Setup of the reference run:
Design Convolution2D, start of the top module:
module Convolution2D(clk, rst, en_conv2d, base_result_addr, pix_base_addr, kernel_base_addr,
							in_pix, completed, pix_done, addrA, addrB, out_pix, kernel_weight
							);
Size: ~2000 cells after synthesis, roughly 170 flip-flops, about 140 I/O pins, about 18000 um2 of cells after synthesis.
clock: 4.77 ns
lec_check: 0
cap_margin: 20
core_margin: 2
core_utilization: 68
cts_cluster_size: 37
setup_slack_margin: 1.42
slew_margin: 20
run.sh (not shown) runs the stock make flow with config.mk's settings and CLKGATE_MAP_FILE=.
Nothing crashed in the reference run and all stages finished; the problem is that the final layout failed, the offending checks being negative setup slack.
For the trial run, these inputs were changed with respect to the reference run:
- CTS_CLUSTER_SIZE: 37 -> unset
- SETUP_SLACK_MARGIN: 1.42 -> unset
- CORE_UTILIZATION: 68 -> 40
- the clock period (ns, I/O delays scaled along): 4.77 -> 8.59
## What came out
- [compare] base=the reference run new=the trial run: utilization -43 points, final area down about 11%, overall die height rose by 30%.
- Changes observed in the trial run relative to the reference run: buffer and inverter count on the worst path decreased by 3 relative to the old numbers, floorplan die width has increased, largest incremental delay on the critical path +0.15 ns.
- Of the reference run and the trial run, only the trial run finishes the flow clean.
- The reference run: all stages done; final checks FAILED (negative setup slack).


== job 3931 ==
Starting RTL as in the previous note.
clock: 5.94 ns
lec_check: 0
cap_margin: 20
core_aspect_ratio: 0.5
core_margin: 2
core_utilization: 69
cts_cluster_diameter: 337
cts_cluster_size: 95
place_density: 0.36
setup_slack_margin: 1.13
slew_margin: 20
tns_end_percent: 10
Finished, but not clean: job 3931, with setup timing.
Edits applied to the flow inputs when going from job 3931 to job 5515:
- CTS_CLUSTER_SIZE removed (was 95)
- CTS_CLUSTER_DIAMETER removed (was 337)
- TNS_END_PERCENT removed (was 10)
- CORE_UTILIZATION changed from 69 to 60
- CORE_ASPECT_RATIO removed (was 0.5)
- PLACE_DENSITY removed (was 0.36)
- SETUP_SLACK_MARGIN removed (was 1.13)
- the clock period (ns, I/O delays scaled along) changed from 5.94 to 4.42
--- outcome ---
The layout from job 5515, despite a flow that completed every stage, fails the layout checks, with the failing checks listed as setup timing. Going from job 3931 to job 5515, routed length on met1 grew by more than 10%. Summary — met3 demand-to-capacity share in global routing, job 5515 relative to job 3931: lower, by 4.4 points. Delta (job 5515 minus job 3931): first-iteration DRC count went down, worst hold slack went down, routed wire length went down.
Edits applied to the flow inputs when going from job 5515 to job 1597:
- changing CORE_UTILIZATION from 60 to 65
- setting CTS_CLUSTER_SIZE to 62 for the first time
- setting TNS_END_PERCENT to 5 for the first time
- setting PLACE_DENSITY_LB_ADDON to 0.01 for the first time
- setting CTS_CLUSTER_DIAMETER to 30 for the first time
- setting SETUP_SLACK_MARGIN to 1.32 for the first time
Results
For job 1597, the highest signal layer in the routed design was met5, unlike job 5515, where it was met4. met2 track demand over resource was lower in job 5515 than in job 1597. Compared with job 5515, in job 1597 standard cell area after detailed placement now smaller, via count decreased by 0.76% relative to the old numbers. [job 1597] flow finished | final checks: failed | reasons: setup timing.
#### Input delta (job 7194 over job 1597)
- PLACE_DENSITY_LB_ADDON no longer set, was 0.01
- CTS_CLUSTER_SIZE now 42, was 62
- SETUP_SLACK_MARGIN no longer set, was 1.32
- CTS_CLUSTER_DIAMETER no longer set, was 30
- CORE_UTILIZATION now 70, was 65
- TNS_END_PERCENT no longer set, was 5
- the clock period (ns, I/O delays scaled along) now 5.75, was 4.42
## What came out
Of job 7194 and job 1597, none finishes clean. Seen in the log of job 7194: ODB-0269 during 5_1_grt, after which the run never completed. The flow for job 1597 finished, though final verification flagged setup timing. Job 7194 vs job 1597 — core footprint dropped 8.3%. Sort job 7194 and job 1597 by pre-CTS setup slack, descending, and job 7194 comes first. Compared with job 1597, in job 7194 cell count after placement lower, initial standard-cell utilization of the core saw an increase, detailed placement HPWL has increased. Re synthesized-area fraction occupied by adder cells: no difference whatsoever between job 1597 and job 7194.


v16:
The RTL this note starts from:
==> flow/design.v <==
`timescale 1ns / 1ps
module calculator(rst, clk, en, kernel_weights, in_pix, ack, out_pix, done, write);
	input rst, clk, en, ack;
	input signed [15:0]kernel_weights, in_pix;
	output reg done;
	output reg signed [31:0]out_pix;
	reg signed [31:0]temp;
	reg [4:0]counter;
	output write;
	parameter kernel_size = 3;
	assign write = (counter == (kernel_size*kernel_size)+1);
	always @ (posedge clk) begin
		done <= 0;
		if (rst || en == 0) begin
			counter <= 0;
			temp <= 0;
		end
		else begin
			if (counter < (kernel_size*kernel_size)+2)
				counter <= counter + 1;
			if (counter >= 1 && counter <= (kernel_size*kernel_size))
				temp <= temp + (kernel_weights * in_pix);
			if (counter == (kernel_size*kernel_size)+1) begin
				out_pix <= temp;
				done <= 1;
			end
		end
	end
endmodule
`timescale 1ns / 1ps
module ctrl(clk, en, write, result_addr, base_addrA, base_addrB, addrA, addrB);
	input clk, en, write;
	output reg [13:0]addrA;
	output reg [13:0]addrB;
	input [13:0]base_addrA;
	input [13:0]result_addr;
	input [13:0]base_addrB;
	parameter img_width = 48, kernel_size = 3;
	reg [4:0]count;
	reg [2:0]i;
	always @ (posedge clk)begin
		if(en)begin
			addrA <= addrA + 1;
			addrB <= addrB + 1;
			count <= count + 1;
			if (count >= kernel_size-1) begin
				i <= i+1;
				addrA <= base_addrA + (i+1)*img_width;
				count <= 0;
			end
			if (write)begin
				addrA <= result_addr;
			end
		end
		else begin
			addrA <= base_addrA;
			addrB <= base_addrB;
			count <= 0;
			i <= 0;
		end
	end
endmodule
`timescale 1ns / 1ps
module pixelpointprocessor(rst, en, clk, ack, result_addr, base_addrA, base_addrB, in_pix, kernel_weight, done, addrA, addrB, out_pix);
	input rst, en;
	input clk, ack;
	input [13:0]base_addrA;
	input [13:0]base_addrB;
	input [13:0]result_addr;
	parameter img_width = 48, kernel_size = 3;
	output [13:0] addrA;
	output [13:0] addrB;
	output signed [31:0] out_pix;
	output done;
	wire write;
	input signed [15:0]in_pix, kernel_weight;
	ctrl #(img_width, kernel_size) C1(clk, en, write, result_addr, base_addrA, base_addrB, addrA, addrB);
	calculator #(kernel_size) calc1(rst, clk, en, kernel_weight, in_pix, ack, out_pix, done, write);
endmodule
`timescale 1ns / 1ps
module ctrl_conv2D(rst, en_conv2d, clk, done, base_result_addr, pix_base_addr, kernel_base_addr, pix_addr, kernel_addr, en, ack, result_addr, completed);
	input rst, en_conv2d, clk, done;
	input [13:0]kernel_base_addr;
	input [13:0]pix_base_addr, base_result_addr;
	output reg [13:0]result_addr;
	output reg [13:0]pix_addr;
	output reg [13:0]kernel_addr;
	parameter img_width = 48, kernel_size = 3;
	localparam out_width = img_width - kernel_size + 1;
	output reg en, completed;
	reg busy;
	reg [6:0]col;
	reg [6:0]row;
	output reg ack;
	always @ (posedge clk)begin
		ack <= 0;
		completed <= 0;
		if (rst) begin
			busy <= 0;
			en <= 0;
			pix_addr <= 0;
			kernel_addr <= 0;
			result_addr <= 0;
		end
		else if (!busy) begin
			if (en_conv2d) begin
				busy <= 1;
				pix_addr <= pix_base_addr;
				kernel_addr <= kernel_base_addr;
				result_addr <= base_result_addr;
				col <= 0;
				row <= 0;
			end
		end
		else if (done) begin
			ack <= 1;
			en <= 0;
			result_addr <= result_addr + 1;
			if (col < out_width-1) begin
				col <= col + 1;
				pix_addr <= pix_addr + 1;
			end
			else begin
				col <= 0;
				row <= row + 1;
				pix_addr <= pix_addr + kernel_size;
			end
			if (col == out_width-1 && row == out_width-1) begin
				busy <= 0;
				completed <= 1;
			end
		end
		else if (!en) begin
			en <= 1;
		end
	end
endmodule
`timescale 1ns / 1ps
module Convolution2D(clk, rst, en_conv2d, base_result_addr, pix_base_addr, kernel_base_addr,
							in_pix, completed, pix_done, addrA, addrB, out_pix, kernel_weight
							);
	input signed[15:0]in_pix, kernel_weight;
	input clk, rst, en_conv2d;
	input [13:0]kernel_base_addr;
	input [13:0]pix_base_addr;
	input [13:0]base_result_addr;
	parameter img_width = 48, kernel_size = 3;
	output completed, pix_done;
	output signed[31:0] out_pix;
	output [13:0]addrA, addrB;
	wire en, ack;
	wire [13:0]pix_addr;
	wire [13:0]kernel_addr;
	wire [13:0]result_addr;
	ctrl_conv2D #(img_width, kernel_size) C2(rst, en_conv2d, clk, pix_done, base_result_addr, pix_base_addr, kernel_base_addr, pix_addr, kernel_addr, en, ack, result_addr, completed);	
	pixelpointprocessor #(img_width, kernel_size) P1(rst, en, clk, ack, result_addr, pix_addr, kernel_addr, in_pix, kernel_weight, pix_done, addrA, addrB, out_pix);
endmodule
export LEC_CHECK = 0
export ABC_AREA = 1
export CAP_MARGIN = 10
export CELL_PAD_IN_SITES_DETAIL_PLACEMENT = 1
export CELL_PAD_IN_SITES_GLOBAL_PLACEMENT = 1
export CORE_MARGIN = 2
export CORE_UTILIZATION = 40
export GPL_TIMING_DRIVEN = 1
export HOLD_SLACK_MARGIN = 0.03
export MAX_ROUTING_LAYER = met4
export PLACE_DENSITY_LB_ADDON = 0.08
export SLEW_MARGIN = 0
create_clock -name core_clock -period 10.0 [get_ports {clk}]
For v22, these inputs were changed with respect to v16:
Settings: swapping 1 for 0 in ABC_AREA; swapping 40 for 53 in CORE_UTILIZATION.
==> results <==
Re length in cells of the worst reg-to-reg path: v16 was higher than v22. v22 vs v16 — number of well taps dropped by more than a quarter.
### v22 -> v26
Settings: clearing ABC_AREA, which used to be 0; clearing CELL_PAD_IN_SITES_GLOBAL_PLACEMENT, which used to be 1; clearing GPL_TIMING_DRIVEN, which used to be 1; swapping 0.08 for 0.2 in PLACE_DENSITY_LB_ADDON; swapping 0 for 20 in SLEW_MARGIN; clearing CELL_PAD_IN_SITES_DETAIL_PLACEMENT, which used to be 1; putting CTS_CLUSTER_SIZE at 98 where nothing was set; putting TNS_END_PERCENT at 30 where nothing was set; swapping 53 for 46 in CORE_UTILIZATION; putting CTS_CLUSTER_DIAMETER at 149 where nothing was set; swapping 10 for 20 in CAP_MARGIN; clearing MAX_ROUTING_LAYER, which used to be met4; clearing HOLD_SLACK_MARGIN, which used to be 0.03.
Results
- Across both runs, final wirelength was lower for v26 than for v22.
- Between v26 and v22, the inverter count does not differ in any meaningful way.
- Comparing v26 and v22, the higher routed wire length per instance was measured on v22.
- Diff v22 -> v26: tally of clock buffers in the finished layout saw an increase, utilization saw a decrease, final critical delay including setup and external delays saw a decrease.
- Between v22 and v26, the cell count went up.
- Total via count in the routed design for v26 is lower than for v22.
- Against v22, v26 comes in 0.0042 ns higher on clock skew.
- In the tables for v26 and v22, pre-CTS setup slack reads higher with v26.
Changes in v3 relative to v26:
Settings: putting CELL_PAD_IN_SITES_GLOBAL_PLACEMENT at 0 where nothing was set; clearing TNS_END_PERCENT, which used to be 30; swapping 98 for 100 in CTS_CLUSTER_SIZE; swapping 46 for 40 in CORE_UTILIZATION; putting HOLD_SLACK_MARGIN at -0.08 where nothing was set; clearing PLACE_DENSITY_LB_ADDON, which used to be 0.2; swapping 149 for 154 in CTS_CLUSTER_DIAMETER.
[summary]
- v3 vs v26: wire length on met2 up
- On post-layout minimum cycle time, v3 does better than v26.
- v3 vs v26: worst setup slack up
- Between v3 and v26, it is v3 whose floorplan die height is higher, by 14 um.
- Comparing the two runs side by side, v3 comes out behind v26 on die outline area.
- Vias: v3 fewer than v26
- Delta (v3 minus v26): utilization decreased by 7.0 points relative to the old numbers, filler-free cell count of the finished design increased by 83 relative to the old numbers.
- NOTE final standard cell area without fillers v26->v3 increased slightly
#### Input delta (v7 over v3)
Settings: CORE_ASPECT_RATIO newly set to 0.5; TNS_END_PERCENT newly set to 20; HOLD_SLACK_MARGIN changed from -0.08 to 0.26; CORE_MARGIN changed from 2 to 7; CORE_UTILIZATION changed from 40 to 66; SETUP_SLACK_MARGIN newly set to -0.98.
Notes after the runs:
clkdlybuf4s50_1 as the worst-path cell with the longest stage delay was reported by v7, and fa_1 by v3. The number of tap cells inserted in v7 is 0.59 times that in v3. Vias per cell: v7 vs v3 up 14%. Between v3 and v7, the worst clock skew on the final layout figures differ only marginally. Looking only at final critical-path required period, and setting everything else aside, the lower value of v3 and v7 goes to v3. Met1 capacity usage during global routing, v3 and v7: larger value in v7.
Inputs modified between v7 and v37:
Settings: removing TNS_END_PERCENT (formerly 20); removing SETUP_SLACK_MARGIN (formerly -0.98); changing CORE_MARGIN from 7 to 2.
Findings:
- v7 -> v37: cell count listed in synth_stat.txt delta 0, exact match
- From v7 to v37 the numbers moved as follows: initial antenna violation count picked up an extra 1, x dimension of the die lost 10 um, routed wire length lost 3.5%, largest net degree at the start of global routing picked up an extra 1.7%.
- | fmax | v7 vs v37 | ≈ equal |
- On wire length of the first global-routing pass, v7 loses to v37.
